==> inputs of run D <==
==> flow/design.v <==
module timer_peripheral (
    input wire clk,
    input wire reset_n,
    input wire [15:0] addr,
    input wire [31:0] data_in,
    output reg [31:0] data_out,
    input wire write_enable,
    input wire read_enable,
    output reg interrupt,
    input wire interrupt_ack,
    output wire ready,
    output wire [7:0] timer_count
);
    reg [7:0] count_reg;
    reg [7:0] load_value;
    reg timer_enable;
    reg interrupt_enable;
    reg interrupt_flag;
    reg [15:0] prescaler;
    reg [15:0] prescaler_counter;
    localparam TIMER_COUNT_REG = 16'h0000;   
    localparam TIMER_LOAD_REG  = 16'h0004;   
    localparam TIMER_CTRL_REG  = 16'h0008;   
    localparam TIMER_CLEAR_REG = 16'h000C;   
    localparam TIMER_STATUS_REG = 16'h0010;  
    assign ready = 1'b1;
    assign timer_count = count_reg;
    always @(posedge clk or negedge reset_n) begin
        if (!reset_n) begin
            count_reg <= 8'h0F;            
            load_value <= 8'h0F;
            timer_enable <= 1'b1;          
            interrupt_enable <= 1'b1;      
            interrupt_flag <= 1'b0;
            prescaler <= 16'h00FF;         
            prescaler_counter <= 16'h0000;
            interrupt <= 1'b0;
            data_out <= 32'h00000000;
        end else begin
            if (timer_enable) begin
                if (prescaler_counter >= prescaler) begin
                    prescaler_counter <= 16'h0000;
                    if (count_reg == 8'h00) begin
                        interrupt_flag <= 1'b1;
                        if (interrupt_enable) begin
                            interrupt <= 1'b1;
                        end
                        count_reg <= load_value;  
                    end else begin
                        count_reg <= count_reg - 1'b1;
                    end
                end else begin
                    prescaler_counter <= prescaler_counter + 1'b1;
                end
            end
            if (interrupt_ack) begin
                interrupt <= 1'b0;
                interrupt_flag <= 1'b0;
            end
            if (read_enable) begin
                case (addr)
                    TIMER_COUNT_REG: begin
                        data_out <= {24'h000000, count_reg};
                    end
                    TIMER_LOAD_REG: begin
                        data_out <= {24'h000000, load_value};
                    end
                    TIMER_CTRL_REG: begin
                        data_out <= {30'h00000000, interrupt_enable, timer_enable};
                    end
                    TIMER_STATUS_REG: begin
                        data_out <= {31'h00000000, interrupt_flag};
                    end
                    default: begin
                        data_out <= 32'h00000000;
                    end
                endcase
            end else if (write_enable) begin
                case (addr)
                    TIMER_LOAD_REG: begin
                        load_value <= data_in[7:0];
                    end
                    TIMER_CTRL_REG: begin
                        timer_enable <= data_in[0];
                        interrupt_enable <= data_in[1];
                    end
                    TIMER_CLEAR_REG: begin
                        if (data_in[0]) begin
                            interrupt <= 1'b0;
                            interrupt_flag <= 1'b0;
                        end
                    end
                    default: begin
                    end
                endcase
                data_out <= 32'h00000000;
            end else begin
                data_out <= 32'h00000000;
            end
        end
    end
endmodule
module led_gpio_peripheral (
    input wire clk,
    input wire reset_n,
    input wire [15:0] addr,
    input wire [31:0] data_in,
    output reg [31:0] data_out,
    input wire write_enable,
    input wire read_enable,
    output reg [7:0] led_out,
    output wire ready
);
    reg [7:0] led_data_reg;
    reg [7:0] led_direction_reg;   
    reg [7:0] led_input_reg;       
    localparam LED_DATA_REG = 16'h0000;       
    localparam LED_DIR_REG  = 16'h0004;       
    localparam LED_INPUT_REG = 16'h0008;      
    assign ready = 1'b1;
    always @(posedge clk or negedge reset_n) begin
        if (!reset_n) begin
            led_data_reg <= 8'h00;
            led_direction_reg <= 8'hFF;     
            led_out <= 8'h00;
            data_out <= 32'h00000000;
            led_input_reg <= 8'h00;
        end else begin
            led_out <= led_data_reg & led_direction_reg;
            if (read_enable) begin
                case (addr)
                    LED_DATA_REG: begin
                        data_out <= {24'h000000, led_data_reg};
                    end
                    LED_DIR_REG: begin
                        data_out <= {24'h000000, led_direction_reg};
                    end
                    LED_INPUT_REG: begin
                        data_out <= {24'h000000, led_out};
                    end
                    default: begin
                        data_out <= 32'h00000000;
                    end
                endcase
            end else if (write_enable) begin
                case (addr)
                    LED_DATA_REG: begin
                        led_data_reg <= data_in[7:0];
                    end
                    LED_DIR_REG: begin
                        led_direction_reg <= data_in[7:0];
                    end
                    default: begin
                    end
                endcase
                data_out <= 32'h00000000;
            end else begin
                data_out <= 32'h00000000;
            end
        end
    end
endmodule
module memory_peripheral (
    input wire clk,
    input wire reset_n,
    input wire [15:0] addr,
    input wire [31:0] data_in,
    output reg [31:0] data_out,
    input wire write_enable,
    input wire read_enable,
    output wire ready
);
    reg [31:0] ram_memory [0:63];
    reg [5:0] ram_addr;
    integer i;   
    assign ready = 1'b1;
    always @(*) begin
        ram_addr = addr[7:2];   
    end
    always @(posedge clk or negedge reset_n) begin
        if (!reset_n) begin
            data_out <= 32'h00000000;
            for (i = 0; i < 64; i = i + 1) begin
                ram_memory[i] <= 32'h00000000;
            end
        end else begin
            if (write_enable) begin
                ram_memory[ram_addr] <= data_in;
                data_out <= 32'h00000000;   
            end else if (read_enable) begin
                data_out <= ram_memory[ram_addr];
            end else begin
                data_out <= 32'h00000000;
            end
        end
    end
    wire [31:0] mem_loc_0 = ram_memory[0];
    wire [31:0] mem_loc_1 = ram_memory[1];
    wire [31:0] mem_loc_2 = ram_memory[2];
    wire [31:0] mem_loc_3 = ram_memory[3];
endmodule
module soc_top (
    input wire clk,
    input wire reset_n,
    input wire [31:0] cpu_addr,
    input wire [31:0] cpu_data_out,
    input wire cpu_write_enable,
    input wire cpu_read_enable,
    input wire cpu_interrupt_ack,
    output wire [31:0] cpu_data_in,
    output wire [7:0] led_out,
    output wire timer_interrupt,
    output wire [7:0] timer_count,
    output wire [31:0] ram_data_out,
    output wire [7:0] ram_addr_debug
);
    wire timer_select;
    wire led_select;
    wire ram_select;
    wire [31:0] timer_data_out;
    wire timer_ready;
    wire [31:0] led_data_out;
    wire led_ready;
    wire [31:0] ram_data_out_int;
    wire ram_ready;
    assign timer_select = (cpu_addr[31:16] == 16'h4000);   
    assign led_select   = (cpu_addr[31:16] == 16'h4001);   
    assign ram_select   = (cpu_addr[31:16] == 16'h2000);   
    assign cpu_data_in = timer_select ? timer_data_out :
                        led_select   ? led_data_out :
                        ram_select   ? ram_data_out_int :
                        32'h00000000;
    timer_peripheral timer_inst (
        .clk(clk),
        .reset_n(reset_n),
        .addr(cpu_addr[15:0]),
        .data_in(cpu_data_out),
        .data_out(timer_data_out),
        .write_enable(cpu_write_enable & timer_select),
        .read_enable(cpu_read_enable & timer_select),
        .interrupt(timer_interrupt),
        .interrupt_ack(cpu_interrupt_ack),
        .ready(timer_ready),
        .timer_count(timer_count)
    );
    led_gpio_peripheral led_inst (
        .clk(clk),
        .reset_n(reset_n),
        .addr(cpu_addr[15:0]),
        .data_in(cpu_data_out),
        .data_out(led_data_out),
        .write_enable(cpu_write_enable & led_select),
        .read_enable(cpu_read_enable & led_select),
        .led_out(led_out),
        .ready(led_ready)
    );
    memory_peripheral ram_inst (
        .clk(clk),
        .reset_n(reset_n),
        .addr(cpu_addr[15:0]),
        .data_in(cpu_data_out),
        .data_out(ram_data_out_int),
        .write_enable(cpu_write_enable & ram_select),
        .read_enable(cpu_read_enable & ram_select),
        .ready(ram_ready)
    );
    assign ram_data_out = ram_data_out_int;
    assign ram_addr_debug = cpu_addr[7:0];
endmodule
==> flow/run.sh <==
#!/bin/bash
# the make line also repeats each setting of config.mk as NAME=value (left out here)
make -C /OpenROAD-flow-scripts/flow DESIGN_CONFIG=/design/flow/config.mk WORK_HOME=/design/flow/orfs CLKGATE_MAP_FILE= finish
==> flow/config.mk <==
export PLATFORM = sky130hd
export DESIGN_NAME = soc_top
export DESIGN_NICKNAME = soc_top
export VERILOG_FILES = /design/flow/design.v
export SDC_FILE = /design/flow/constraint.sdc
export NUM_CORES = 4
export LEC_CHECK = 0
export ABC_AREA = 1
export CAP_MARGIN = 20
export CELL_PAD_IN_SITES_GLOBAL_PLACEMENT = 2
export CORE_ASPECT_RATIO = 0.56
export CORE_MARGIN = 5
export CORE_UTILIZATION = 36
export GPL_ROUTABILITY_DRIVEN = 0
export MIN_ROUTING_LAYER = met2
export PLACE_DENSITY = 0.72
export SLEW_MARGIN = 20
export TNS_END_PERCENT = 90
==> flow/constraint.sdc <==
create_clock -name core_clock -period 9.42 [get_ports {clk}]
set_input_delay 1.8840 -clock core_clock [delete_from_list [all_inputs] [get_ports {clk}]]
set_output_delay 1.8840 -clock core_clock [all_outputs]
set_load 0.01 [all_outputs]
==> inputs of run C, as changes to run D <==
==> flow/config.mk (replaced) <==
export PLATFORM = sky130hd
export DESIGN_NAME = soc_top
export DESIGN_NICKNAME = soc_top
export VERILOG_FILES = /design/flow/design.v
export SDC_FILE = /design/flow/constraint.sdc
export NUM_CORES = 4
export LEC_CHECK = 0
export CAP_MARGIN = 0
export CELL_PAD_IN_SITES_DETAIL_PLACEMENT = 1
export CORE_MARGIN = 4
export CORE_UTILIZATION = 35
export GPL_TIMING_DRIVEN = 0
export PLACE_DENSITY = 0.5
export SETUP_SLACK_MARGIN = 2.12
export SLEW_MARGIN = 20
==> flow/constraint.sdc (replaced) <==
create_clock -name core_clock -period 9.53 [get_ports {clk}]
set_input_delay 1.9060 -clock core_clock [delete_from_list [all_inputs] [get_ports {clk}]]
set_output_delay 1.9060 -clock core_clock [all_outputs]
set_load 0.01 [all_outputs]
==> inputs of run K, as changes to run D <==
==> flow/config.mk (replaced) <==
export PLATFORM = sky130hd
export DESIGN_NAME = soc_top
export DESIGN_NICKNAME = soc_top
export VERILOG_FILES = /design/flow/design.v
export SDC_FILE = /design/flow/constraint.sdc
export NUM_CORES = 4
export LEC_CHECK = 0
export CAP_MARGIN = 20
export CORE_MARGIN = 2
export CORE_UTILIZATION = 64
export SLEW_MARGIN = 20
==> flow/constraint.sdc (replaced) <==
create_clock -name core_clock -period 5.41 [get_ports {clk}]
set_input_delay 1.0820 -clock core_clock [delete_from_list [all_inputs] [get_ports {clk}]]
set_output_delay 1.0820 -clock core_clock [all_outputs]
set_load 0.01 [all_outputs]
==> inputs of run Y, as changes to run D <==
--- a/flow/config.mk
+++ b/flow/config.mk
@@ -8,4 +8,4 @@
 export ABC_AREA = 1
-export CAP_MARGIN = 20
-export CELL_PAD_IN_SITES_GLOBAL_PLACEMENT = 2
+export CAP_MARGIN = 10
+export CELL_PAD_IN_SITES_GLOBAL_PLACEMENT = 1
 export CORE_ASPECT_RATIO = 0.56
@@ -13,5 +13,6 @@
 export CORE_UTILIZATION = 36
-export GPL_ROUTABILITY_DRIVEN = 0
+export GPL_ROUTABILITY_DRIVEN = 1
+export GPL_TIMING_DRIVEN = 0
 export MIN_ROUTING_LAYER = met2
-export PLACE_DENSITY = 0.72
+export PLACE_DENSITY = 0.5
 export SLEW_MARGIN = 20
==> summary of the runs <==
Run K completed with no timing, DRC or antenna violations. Run Y never finished: it broke off in global routing with GRT-0116. Run D produced a clean layout. Run C completed without violations.
Between run C and run K, the lower count of clock-buffer cells in the layout is in run K (gap 38).
Sequential share of layout area, lowest first: run C, run D, run K.
Core utilization: run K > run C > run D.
First-iteration DRC count: run D > run C > run K.
Synthesized cell count: run Y is larger than run C (74%).
==> figures <==
item	run Y	run C	run D	run K
Run status	stopped before the end	finished clean	finished clean	finished clean
Failing step	global routing	-	-	-
Placed wire-length estimate after detailed placement	435,300 um	393,200 um	191,500 um	224,400 um
Num tapcells	-	3,533	3,600	1,917
Hold Path End	-	ram_inst.ram_memory[29][26]$_DFFE_PN0P_	ram_inst.ram_memory[0][29]$_DFFE_PN0P_	-
Combinational fraction of design power	-	0.040	0.044	0.031
Fin. max-slew vios	-	0	0	0
Placed Instances	15,780	10,670	14,800	8,616
Distinct cell type count after synthesis	44	65	44	65
Tcrit/Tclk final	-	0.7789	0.7141	0.8653
Nature of the critical path endpoint	-	flop	output pin	output pin
Maximum clock insertion buffer count	4	3	4	3
Power is estimated from default activity; no workload was simulated.
